Setup of build 75:
// Module_Wrapper
module Module_Wrapper (
    input logic ACLK,
    input logic ARESETN,
    input  logic [31:0] AWADDR,
    input  logic AWVALID,
    output logic AWREADY,
    input  logic [31:0] WDATA,
    input  logic WVALID,
    output logic WREADY,
    output logic [1:0] BRESP,
    output logic BVALID,
    input  logic BREADY,
    output logic [1:0] SS,
    output logic MOSI,
    output logic SCLK,
    input  logic MISO
);
    logic sclk_int, sclk_tick;
    logic fready_full, fready_empty;
    logic wr_en, rd_en;
    logic [31:0] tx_data_bus, ss_data_bus;
    logic [31:0] fifo_tx_out, fifo_ss_out;
    logic [33:0] data_to_master;
    logic go, dready, sresp;
    logic tx_full, tx_empty, ss_full, ss_empty;
    FDIVIDER fdiv_inst (
        .ACLK(ACLK),
        .RESTN(ARESETN),
        .SCLK(sclk_int),
        .TICK(sclk_tick)
    );
    AXI_SLAVE axi_inst (
        .ACLK(ACLK),
        .ARESETN(ARESETN),
        .AWADDR(AWADDR), .AWVALID(AWVALID), .AWREADY(AWREADY),
        .WDATA(WDATA), .WVALID(WVALID), .WREADY(WREADY),
        .BRESP(BRESP), .BVALID(BVALID), .BREADY(BREADY),
        .FREADY_full(fready_full),
        .wr_en(wr_en),
        .Tx_data_out(tx_data_bus),
        .SS_data_out(ss_data_bus)
    );
    Async_Tx_FIFO tx_fifo_inst (
        .ACLK(ACLK),
        .SCLK(sclk_tick),
        .rst_n(ARESETN),
        .data_in(tx_data_bus),
        .wr_en(wr_en),
        .rd_en(rd_en),
        .data_out(fifo_tx_out),
        .full(tx_full),
        .empty(tx_empty)
    );
    Async_SS_FIFO ss_fifo_inst (
        .ACLK(ACLK),
        .SCLK(sclk_tick),
        .rst_n(ARESETN),
        .data_in(ss_data_bus),
        .wr_en(wr_en),
        .rd_en(rd_en),
        .data_out(fifo_ss_out),
        .full(ss_full),
        .empty(ss_empty)
    );
    FIFO_MANAGER fifo_mgmt_inst (
        .Tx_full(tx_full), .SS_full(ss_full),
        .Tx_empty(tx_empty), .SS_empty(ss_empty),
        .FREADY_full(fready_full), .FREADY_empty(fready_empty)
  ...
Settings: LEC_CHECK=0, ABC_AREA=1, CAP_MARGIN=0, CORE_ASPECT_RATIO=1.42, CORE_MARGIN=2, CORE_UTILIZATION=72, CTS_CLUSTER_DIAMETER=367, CTS_CLUSTER_SIZE=10, PLACE_DENSITY=0.36, SETUP_SLACK_MARGIN=-0.2, SLEW_MARGIN=20; clock period 2.15 ns.
run.sh (not shown) runs the stock make flow with config.mk's settings and CLKGATE_MAP_FILE=.
Layout checks on build 75: not met. Flow itself completed; violations: setup timing.
Input-level comparison between build 19 and build 75:
==> flow/config.mk <==
export PLATFORM = sky130hd
export DESIGN_NAME = Module_Wrapper
export DESIGN_NICKNAME = Module_Wrapper
export VERILOG_FILES = /design/flow/design.v
export SDC_FILE = /design/flow/constraint.sdc
export NUM_CORES = 4
export LEC_CHECK = 0
export CAP_MARGIN = 20
export CORE_MARGIN = 2
export CORE_UTILIZATION = 8
export SLEW_MARGIN = 20
==> flow/constraint.sdc <==
create_clock -name core_clock -period 10.8 [get_ports {ACLK}]
set_input_delay 2.1600 -clock core_clock [delete_from_list [all_inputs] [get_ports {ACLK}]]
set_output_delay 2.1600 -clock core_clock [all_outputs]
set_load 0.01 [all_outputs]
Findings:
- Build 75 and build 19: one clean run, build 19; the rest did not finish clean.
- Build 75: all stages done; final checks FAILED (setup timing).
- | cell count | lower: build 75 |
- Worst hold path cell count (build 19 over build 75): decrease, 3
- Re layout clock buffer count: build 75 was higher than build 19.
- On build 19: leakage power of the design is about 18% lower than what build 75 gave.
Input-level comparison between build 77 and build 19:
diff --git a/flow/config.mk b/flow/config.mk
--- a/flow/config.mk
+++ b/flow/config.mk
@@ -9,3 +9,4 @@
 export CORE_MARGIN = 2
-export CORE_UTILIZATION = 8
+export CORE_UTILIZATION = 72
+export SETUP_SLACK_MARGIN = -0.11
 export SLEW_MARGIN = 20
==> flow/constraint.sdc <==
create_clock -name core_clock -period 2.14 [get_ports {ACLK}]
set_input_delay 0.4280 -clock core_clock [delete_from_list [all_inputs] [get_ports {ACLK}]]
set_output_delay 0.4280 -clock core_clock [all_outputs]
set_load 0.01 [all_outputs]
### Flow results
Vias after detailed routing is lower on build 19
Compared to build 19, build 77 has largest net degree at the start of global routing 11 lower.
Looking at destination of the critical timing path, the SCLK result is from build 19; the AWREADY one comes from build 77.
Build 77 -> build 19: count of state elements after synthesis delta 0, exact match
For the width of the die, build 77 came in 430 µm lower than build 19 did.
Build 77 against build 19: yosys stat chip area stayed essentially flat, proportion of final cell area spent on non-clock buffers up 2.5 points.
Total detailed-routing wirelength in build 77 is 6.1% lower than in build 19
From build 19 to build 77 the numbers moved as follows: total of fill cells in the finished design lost 45192, first-pass GRT wire length lost 3.1 mm, setup slack lost 5900 ps.
sky130_fd_sc_hd__clkdlybuf4s50_1 as the slowest cell on the critical path was reported by build 19, and sky130_fd_sc_hd__dfxtp_2 by build 77.
Between build 19 and build 77, routability-driven placement congestion ratio increased.
The flow completed for build 77, but it is not clean: the layout still shows setup timing.
Inputs modified between build 77 and build 42:
diff --git a/flow/config.mk b/flow/config.mk
--- a/flow/config.mk
+++ b/flow/config.mk
@@ -7,2 +7,3 @@
 export LEC_CHECK = 0
+export ABC_AREA = 1
 export CAP_MARGIN = 20
@@ -10,2 +11,4 @@
 export CORE_UTILIZATION = 72
+export CTS_CLUSTER_SIZE = 15
+export PLACE_DENSITY_LB_ADDON = 0.29
 export SETUP_SLACK_MARGIN = -0.11
## What came out
The flow for build 42 finished, though final verification flagged setup timing.
Build 42 ends up with a routed wire length that is 10 mm higher than in build 77.
Reg2reg setup slack was higher in the run labelled build 77.
Delta(xor-xnor portion of the synthesized cell area, build 42 - build 77) < 0
Total power draw of build 42 exceeds that of build 77 slightly.
--- input diff build 42..build 35 ---
diff --git a/flow/config.mk b/flow/config.mk
--- a/flow/config.mk
+++ b/flow/config.mk
@@ -11,4 +11,4 @@
 export CORE_UTILIZATION = 72
-export CTS_CLUSTER_SIZE = 15
-export PLACE_DENSITY_LB_ADDON = 0.29
+export CTS_CLUSTER_SIZE = 92
+export PLACE_DENSITY_LB_ADDON = 0.2
 export SETUP_SLACK_MARGIN = -0.11
### Flow results
- Not one of build 42 and build 35 finished clean.
- Build 35 completed end to end; final checks failed (setup timing).
- The flow completed for build 42, but it is not clean: the layout still shows setup timing.
- Build 35 ended with more combinational group power than build 42.
- Placement-stage cell area across build 42 and build 35: no real change.
- Between build 42 and build 35, power density normalized to cell area is lower for build 42, build 35 comes in above that.
- Looking at sequential share of layout area, build 35 sits 0.29 points lower than build 42 does.
- Number of vias in the routed layout | build 35 below build 42
- Compare build 42 and build 35 | leakage component of the power higher: build 35
For build 29, these inputs were changed with respect to build 35:
diff --git a/flow/config.mk b/flow/config.mk
--- a/flow/config.mk
+++ b/flow/config.mk
@@ -11,5 +11,4 @@
 export CORE_UTILIZATION = 72
-export CTS_CLUSTER_SIZE = 92
-export PLACE_DENSITY_LB_ADDON = 0.2
-export SETUP_SLACK_MARGIN = -0.11
+export PLACE_DENSITY = 0.4
+export SETUP_SLACK_MARGIN = -0.34
 export SLEW_MARGIN = 20
==> flow/constraint.sdc <==
create_clock -name core_clock -period 6.81 [get_ports {ACLK}]
set_input_delay 1.3620 -clock core_clock [delete_from_list [all_inputs] [get_ports {ACLK}]]
set_output_delay 1.3620 -clock core_clock [all_outputs]
set_load 0.01 [all_outputs]
Findings:
- Across build 35 and build 29, a clean result was obtained everywhere but in build 35.
- Completing all stages was not enough for build 35: its layout failed the final checks because of setup timing.
- Run comparison: build 29 top layer used by detailed routing met4; build 35 top layer used by detailed routing met5
- Post-CTS setup buffer count on build 29 is down relative to build 35.
- On met1 capacity usage during global routing: between build 29 and build 35, it ends up higher for build 35.
- Diff build 29 and build 35: power lower in build 29
- Build 29 vs. build 35: total routing resource utilization after global routing fell by 2.4 points, number of buffers outside the clock class in the layout decreased by 43% relative to the old numbers, number of antenna violations at the first check in global routing has decreased.
Power is estimated from default activity; no workload was simulated.
